## v1
==> flow/design.v (excerpt) <==
module magnitude_wrapper(
	input aclk,
	input aresetn,
	input s_i_data_valid,
	output reg s_o_data_ready,
	input [31:0] s_i_data,
	output reg m_o_data_valid,
	input m_i_data_ready,
	output reg [31:0] m_o_data
    );
Size: ~100 flip-flops, ~70 I/O pins.
Settings: LEC_CHECK=0, ABC_AREA=1, CAP_MARGIN=20, CORE_MARGIN=2, CORE_UTILIZATION=72, CTS_CLUSTER_DIAMETER=336, CTS_CLUSTER_SIZE=99, SETUP_SLACK_MARGIN=1.3, SLEW_MARGIN=20, TNS_END_PERCENT=15; clock period 5.27 ns.
run.sh (not shown) runs the stock make flow with config.mk's settings and CLKGATE_MAP_FILE=.
The final report for v1 shows a completed flow and a layout that fails verification, specifically negative setup slack.
### v1 -> v9
# v1
export LEC_CHECK = 0
export ABC_AREA = 1
export CAP_MARGIN = 20
export CORE_MARGIN = 2
export CORE_UTILIZATION = 72
export CTS_CLUSTER_DIAMETER = 336
export CTS_CLUSTER_SIZE = 99
export SETUP_SLACK_MARGIN = 1.3
export SLEW_MARGIN = 20
export TNS_END_PERCENT = 15
create_clock -name core_clock -period 5.27 [get_ports {aclk}]
# v9
export LEC_CHECK = 0
export ABC_AREA = 1
export CAP_MARGIN = 20
export CORE_MARGIN = 2
export CORE_UTILIZATION = 72
export CTS_CLUSTER_DIAMETER = 383
export CTS_CLUSTER_SIZE = 93
export SETUP_SLACK_MARGIN = 1.26
export SLEW_MARGIN = 20
export TNS_END_PERCENT = 15
create_clock -name core_clock -period 5.29 [get_ports {aclk}]
Notes after the runs:
Status v9: flow complete, layout not clean - negative setup slack. Diff v1 -> v9 | cell count | down slightly. Per the comparison of v9 with v1, global-route track usage on met2 now smaller, shortest clock period the worst path allows after layout now larger. v9 vs v1 — fmax dropped slightly. Going from v1 to v9, the wire length was found to have gone down by about 6%. Looking only at met1 usage in global routing, and setting everything else aside, the higher value of v9 and v1 goes to v1. Share of the cycle needed by the critical path after routing, v9 and v1, higher one = v9. Global-route usage over all layers, v9 and v1, higher one = v1. Critical path endpoint = o_data_temp[23]$_DFFE_PP_: v1; critical path endpoint = o_data_temp[31]$_DFFE_PP_: v9.

## garnet
The RTL this note starts from:
==> flow/design.v <==
`timescale 1ns / 1ps
module magnitude_wrapper(
	input aclk,
	input aresetn,
	input s_i_data_valid,
	output reg s_o_data_ready,
	input [31:0] s_i_data,
	output reg m_o_data_valid,
	input m_i_data_ready,
	output reg [31:0] m_o_data
    );
	reg [31:0] o_data_temp;
	reg [15:0] data_real;
	reg [15:0] data_imag;
	reg start_calc;
	reg ack_calc;
	wire [15:0] in_real = s_i_data[15:0];
	wire [15:0] in_imag = s_i_data[31:16];
	always @ (posedge aclk)
		begin
			if (aresetn == 0) begin
				s_o_data_ready <= 1'b0;
				start_calc <= 1'b0;
			end
			if (ack_calc == 1'b1) begin
				start_calc <= 0;
			end
			if ( (s_i_data_valid == 1'b1) && (ack_calc == 0)) begin
				if (in_real[15] == 1'b1)
					data_real <= ~in_real + 16'd1;
				else
					data_real <= in_real;
				if (in_imag[15] == 1'b1)
					data_imag <= ~in_imag + 16'd1;
				else
					data_imag <= in_imag;
				s_o_data_ready <= 1;
				start_calc <= 1'b1;
			end
		end
	always @ (posedge aclk)
		begin
			if (aresetn == 0) begin
				ack_calc <= 0;
			end
			if (start_calc == 1'b1) begin
				ack_calc <= 1;
				o_data_temp <= data_real*data_real + data_imag*data_imag;
			end
			else begin
				ack_calc <= 0;
			end
		end
	always @ (posedge aclk)
		begin
			if (aresetn == 0) begin
				m_o_data_valid <= 1'b0;
			end
			if (m_i_data_ready == 1'b1) begin
				if (ack_calc == 0) begin
					m_o_data_valid <= 1'b0;
				end
				else begin
					m_o_data_valid <= 1'b1;
					m_o_data <= o_data_temp;
				end
			end
		end
endmodule
export LEC_CHECK = 0
export ABC_AREA = 1
export CAP_MARGIN = 20
export CORE_ASPECT_RATIO = 1.32
export CORE_MARGIN = 9
export CORE_UTILIZATION = 17
export CTS_CLUSTER_DIAMETER = 45
export CTS_CLUSTER_SIZE = 35
export GPL_ROUTABILITY_DRIVEN = 0
export GPL_TIMING_DRIVEN = 1
export MAX_ROUTING_LAYER = met4
export MIN_ROUTING_LAYER = met1
export SLEW_MARGIN = 20
export TNS_END_PERCENT = 70
create_clock -name core_clock -period 11.2 [get_ports {aclk}]
diff inputs: garnet => tundra
- GPL_TIMING_DRIVEN removed (was 1)
- CORE_MARGIN changed from 9 to 2
- CTS_CLUSTER_DIAMETER removed (was 45)
- TNS_END_PERCENT removed (was 70)
- MIN_ROUTING_LAYER removed (was met1)
- GPL_ROUTABILITY_DRIVEN removed (was 0)
- CTS_CLUSTER_SIZE removed (was 35)
- CORE_UTILIZATION changed from 17 to 40
- CORE_ASPECT_RATIO removed (was 1.32)
- ABC_AREA removed (was 1)
- MAX_ROUTING_LAYER removed (was met4)
- the clock period (ns, I/O delays scaled along) changed from 11.2 to 10.0
### Flow results
| minimum clock period | tundra vs garnet | 950 ps higher |
Summary of tundra over garnet: instance count after placement with tap cells included decreased 1338, worst hold slack after final layout increased 51 ps, non-filler instance count after layout decreased 35%.
Relative to tundra, the following input files were edited for willow:
- CTS_CLUSTER_SIZE newly set to 53
- HOLD_SLACK_MARGIN newly set to -0.06
- CTS_CLUSTER_DIAMETER newly set to 393
- ABC_AREA newly set to 1
- CORE_UTILIZATION changed from 40 to 38
- SLEW_MARGIN changed from 20 to 25
==> results <==
- tundra has a higher post-route worst hold slack than willow.
- In the tables for willow and tundra, yosys synthesis chip area reads lower with tundra.
- Looking at achievable clock frequency, willow sits about 12% above tundra.
- Summary of willow over tundra: height of the chip saw an increase, global-route usage saw a decrease, placement row count saw an increase.
Modified inputs, raven compared to willow
- putting GPL_TIMING_DRIVEN at 0 where nothing was set
- swapping 393 for 97 in CTS_CLUSTER_DIAMETER
- clearing CTS_CLUSTER_SIZE, which used to be 53
- swapping 25 for 20 in SLEW_MARGIN
- swapping 2 for 9 in CORE_MARGIN
- clearing ABC_AREA, which used to be 1
- clearing HOLD_SLACK_MARGIN, which used to be -0.06
- swapping 38 for 40 in CORE_UTILIZATION
- putting MIN_ROUTING_LAYER at met2 where nothing was set
- putting CORE_ASPECT_RATIO at 1.32 where nothing was set
Findings:
Area growth from synthesis to layout, willow and raven: larger value in raven. raven vs willow — hold slack rose 43 ps. Design area improves in raven relative to willow. For sum of routed wire length over all layers, dividing the value from willow by the value from raven gives 0.930. Of the two values seen for highest metal layer used by the detailed router, met5 was produced by raven and met4 by willow. Compared to willow, raven has met2 wire length 19% higher. [compare] base=willow new=raven: met1 track demand over resource went down by 21 points, share of cell area taken by muxes after synthesis went up, combinational share of cell area +2.2 points, number of clock sinks roughly the same. Diff willow and raven: wire length on met1 higher in willow.
Edits applied to the flow inputs when going from raven to violet:
- removing GPL_TIMING_DRIVEN (formerly 0)
- changing CTS_CLUSTER_DIAMETER from 97 to 310
- setting HOLD_SLACK_MARGIN to 0.06 for the first time
- removing MIN_ROUTING_LAYER (formerly met2)
- setting CTS_CLUSTER_SIZE to 100 for the first time
- changing SLEW_MARGIN from 20 to 25
- setting ABC_AREA to 1 for the first time
- changing CORE_MARGIN from 9 to 7
- changing CORE_ASPECT_RATIO from 1.32 to 0.5
- changing CORE_UTILIZATION from 40 to 69
Results
violet vs raven: flop share of the area down. Compared with raven, violet shows a lower via count of the first global-routing pass. The higher final net count came out of violet. Between violet and raven, the worst hold slack after final layout figures differ only marginally. Relative to raven, the met2 global-route usage of violet is higher by 9.5 points. Looking at stage delay of the slowest cell on the critical path, violet sits 240 ps above raven.
The inputs of indigo differ from those of violet as listed below.
- SLEW_MARGIN: 25 -> 20
- PLACE_DENSITY_LB_ADDON: unset -> 0.27
- CORE_UTILIZATION: 69 -> 35
- CORE_ASPECT_RATIO: 0.5 -> unset
- CTS_CLUSTER_SIZE: 100 -> 15
- CORE_MARGIN: 7 -> 2
- HOLD_SLACK_MARGIN: 0.06 -> unset
- CTS_CLUSTER_DIAMETER: 310 -> 228
- SETUP_SLACK_MARGIN: unset -> 0.67
- GPL_TIMING_DRIVEN: unset -> 0
- ABC_AREA: 1 -> unset
Findings:
Compared to violet, indigo reaches a lower achievable clock. Reg2reg setup slack (indigo over violet): decrease, 1460 ps. On routed wire length, the higher figure sits with indigo, not violet. Summary — synthesized area per cell, indigo relative to violet: higher, by about 18%. indigo vs violet, setup slack went down by 1460 ps. indigo ended with less post-synthesis cell count from yosys than violet. indigo against violet; area of the multi-input gates is down slightly.
